the previous run:
// top
module top(input clk, rst, ball_speed, serve_type, angle, bat_size, restart, start, en_color, auto, hard_mode, input[3:0] mode, max_score, input[8:0] adc, output sel, size, output sound, output [9:0] RED, GRN, BLU, output HSYNC, VSYNC, px_clk, blank);
Settings: LEC_CHECK=0, ABC_AREA=1, CAP_MARGIN=0, CORE_MARGIN=2, CORE_UTILIZATION=72, CTS_CLUSTER_DIAMETER=209, SETUP_SLACK_MARGIN=-0.41, SLEW_MARGIN=15, TNS_END_PERCENT=80; clock period 6.44 ns.
run.sh (not shown) runs the stock make flow with config.mk's settings and CLKGATE_MAP_FILE=.
STATUS run=the previous run STAGES=ALL_DONE FINAL_CHECKS=FAILED CAUSE=setup timing
Edits applied to the flow inputs when going from the previous run to the current run:
Settings: changing SETUP_SLACK_MARGIN from -0.41 to -0.36; removing ABC_AREA (formerly 1); removing CTS_CLUSTER_DIAMETER (formerly 209); changing CAP_MARGIN from 0 to 20; changing SLEW_MARGIN from 15 to 20; removing TNS_END_PERCENT (formerly 80); changing the clock period (ns, I/O delays scaled along) from 6.44 to 4.8.
## What came out
The current run did not make it past global routing (5_1_grt), where a tool error ended it.
The chip area in the Yosys report in the current run sits about 9% above the value recorded for the previous run.
Diff the previous run -> the current run | sequential fraction of the synthesis area | decrease of 0.87 points
Of the previous run and the current run, the higher height of the die belongs to the current run.
Side by side, number of distinct library cells after synthesis turned out higher in the current run than in the previous run.
Looking at main combinational cell family by area after synthesis, the AND-OR/OR-AND gates result is from the current run; the simple AND/OR/NAND/NOR gates one comes from the previous run.
The current run vs. the previous run: area share of and/or/nand/nor cells after synthesis went down 4.2 points, total number of placement rows went up 4.3%.

* * *

top again, from the RTL that the note above started with.
## top
module top(input clk, rst, ball_speed, serve_type, angle, bat_size, restart, start, en_color, auto, hard_mode, input[3:0] mode, max_score, input[8:0] adc, output sel, size, output sound, output [9:0] RED, GRN, BLU, output HSYNC, VSYNC, px_clk, blank);
Settings: LEC_CHECK=0, ABC_AREA=1, CAP_MARGIN=20, CORE_ASPECT_RATIO=0.9, CORE_MARGIN=2, CORE_UTILIZATION=56, HOLD_SLACK_MARGIN=-0.01, PLACE_DENSITY=0.6, SLEW_MARGIN=35, TNS_END_PERCENT=25; clock period 7.07 ns.
The baseline completed without violations.
Change:
CORE_ASPECT_RATIO = not set   (was 0.9)
CORE_UTILIZATION = 24   (was 56)
HOLD_SLACK_MARGIN = not set   (was -0.01)
SLEW_MARGIN = 20   (was 35)
TNS_END_PERCENT = not set   (was 25)
clock period = 8.61 ns   (was 7.07 ns; I/O delays follow)
After rerunning: Clock skew went up by 0.0039 ns; final cell count increases by 14%; cell area goes down by 0.35%; flip-flop count does not change; first-iteration DRC count falls by 28%; worst setup slack is better by 0.46 ns.
Change:
CORE_UTILIZATION = 40   (was 24)
clock period = 10.0 ns   (was 8.61 ns; I/O delays follow)
Result:
- global-route usage climbs by 9.9 points
- non-clock buffer count went down by 53
- sequential power shrinks by roughly a tenth
- count of clock-buffer cells in the layout went up by 11
- final area falls by a few percent
- wire length goes down by a few percent
- synthesized cell count stays the same
- area after synthesis does not change
- hold slack is worse by 0.011 ns
- clock skew hardly moves
- fmax goes down by a few percent
Change:
ABC_AREA = not set   (was 1)
CORE_UTILIZATION = 65   (was 40)
PLACE_DENSITY = not set   (was 0.6)
SETUP_SLACK_MARGIN = 1.3   (was not set)
clock period = 5.18 ns   (was 10.0 ns; I/O delays follow)
Effect:
- With this change the flow finished but fails on negative setup slack
- worst setup slack degrades by 1.8 ns
- wire length went up by a quarter to a third
- critical path depth drops by 26
- sequential share of layout area is lower by 2.3 points
- combinational power grows by well over a third
- via count is higher by a quarter to a third
- sequential power rises by well over a third

* * *

top again, from the RTL that the note above started with.
clock: 2.5 ns
lec_check: 0
abc_area: 1
cap_margin: 25
core_margin: 2
core_utilization: 72
cts_cluster_diameter: 371
cts_cluster_size: 47
place_density: 0.35
setup_slack_margin: 0.74
slew_margin: 5
tns_end_percent: 5
The first run failed in detailed placement with DPL-0033.
Edit:
- CAP_MARGIN: 25 -> 20
- CORE_UTILIZATION: 72 -> 56
- CTS_CLUSTER_DIAMETER: 371 -> default
- CTS_CLUSTER_SIZE: 47 -> default
- PLACE_DENSITY: 0.35 -> 0.6
- SETUP_SLACK_MARGIN: 0.74 -> default
- TNS_END_PERCENT: 5 -> default
- clock period: 2.5 -> 7.07 ns (I/O delays scaled with it)
What happened:
- This time the run completed without violations
- die area rose by a quarter to a third
- synthesized area does not change
- synthesized cell count stays the same
Edit:
- CORE_ASPECT_RATIO: default -> 0.9
- CTS_CLUSTER_SIZE: default -> 98
- GPL_TIMING_DRIVEN: default -> 0
- HOLD_SLACK_MARGIN: default -> -0.01
- MAX_ROUTING_LAYER: default -> met4
- SLEW_MARGIN: 5 -> 35
- TNS_END_PERCENT: default -> 25
Now the flow finished but fails on setup timing; critical path depth went up by 3; worst setup slack gets worse by 0.52 ns; synthesized cell count does not change; design area went up by 2.5%; die area stays flat; routed wire length went up by 2.1%; fmax went down by about 7%; via count went up by 1.5%; power went up by 2.9%.

* * *

top again, from the RTL that the note above started with.
==> flow/config.mk <==
export PLATFORM = sky130hd
export DESIGN_NAME = top
export DESIGN_NICKNAME = top
export VERILOG_FILES = /design/flow/design.v
export SDC_FILE = /design/flow/constraint.sdc
export NUM_CORES = 4
export LEC_CHECK = 0
export ABC_AREA = 1
export CAP_MARGIN = 35
export CELL_PAD_IN_SITES_DETAIL_PLACEMENT = 2
export CELL_PAD_IN_SITES_GLOBAL_PLACEMENT = 2
export CORE_MARGIN = 2
export CORE_UTILIZATION = 37
export GPL_TIMING_DRIVEN = 0
export PLACE_DENSITY_LB_ADDON = 0.02
export SETUP_SLACK_MARGIN = 1.06
export SLEW_MARGIN = 10
export TNS_END_PERCENT = 15
==> flow/constraint.sdc <==
create_clock -name core_clock -period 5.56 [get_ports {clk}]
set_input_delay 1.1120 -clock core_clock [delete_from_list [all_inputs] [get_ports {clk}]]
set_output_delay 1.1120 -clock core_clock [all_outputs]
set_load 0.01 [all_outputs]
The starting point reached the layout checks and failed them: setup timing.
Change:
Settings changed: CELL_PAD_IN_SITES_DETAIL_PLACEMENT 2 to 0, CORE_ASPECT_RATIO from default to 1.39, GPL_ROUTABILITY_DRIVEN from default to 0.
After rerunning: The changed run ran to the end with violations: setup timing; sequential power is about the same; worst hold slack improved by 0.027 ns; non-clock buffer count goes down by 19; final cell count fell by 0.65%; via count decreases by 7.1%; critical path depth increases by 9; count of clock-buffer cells in the layout shrinks by 8; clock power came out lower by 25%; clock skew decreases by 0.016 ns; die size barely changes.
Change:
Settings changed: CAP_MARGIN 35 to 5, CORE_ASPECT_RATIO 1.39 to default, CORE_UTILIZATION 37 to 22, CTS_CLUSTER_SIZE from default to 70, GPL_ROUTABILITY_DRIVEN 0 to default, MAX_ROUTING_LAYER from default to met4, PLACE_DENSITY_LB_ADDON 0.02 to default, SETUP_SLACK_MARGIN 1.06 to default, SLEW_MARGIN 10 to 30, TNS_END_PERCENT 15 to default.
Clock period 5.56 ns to 13.3 ns, I/O delays scaled along.
What happened: This time the run completed with no timing, DRC or antenna violations. Clock power shrinks by well over a third. Non-clock buffer count is lower by 160. Sequential share of layout area is higher by 0.33 points. Worst setup slack gains 5.2 ns. First-iteration DRC count grows by about a fifth. Wire length grows slightly. Design area drops by a few percent.
No activity file was given, so power comes from the tool's default toggle rates.
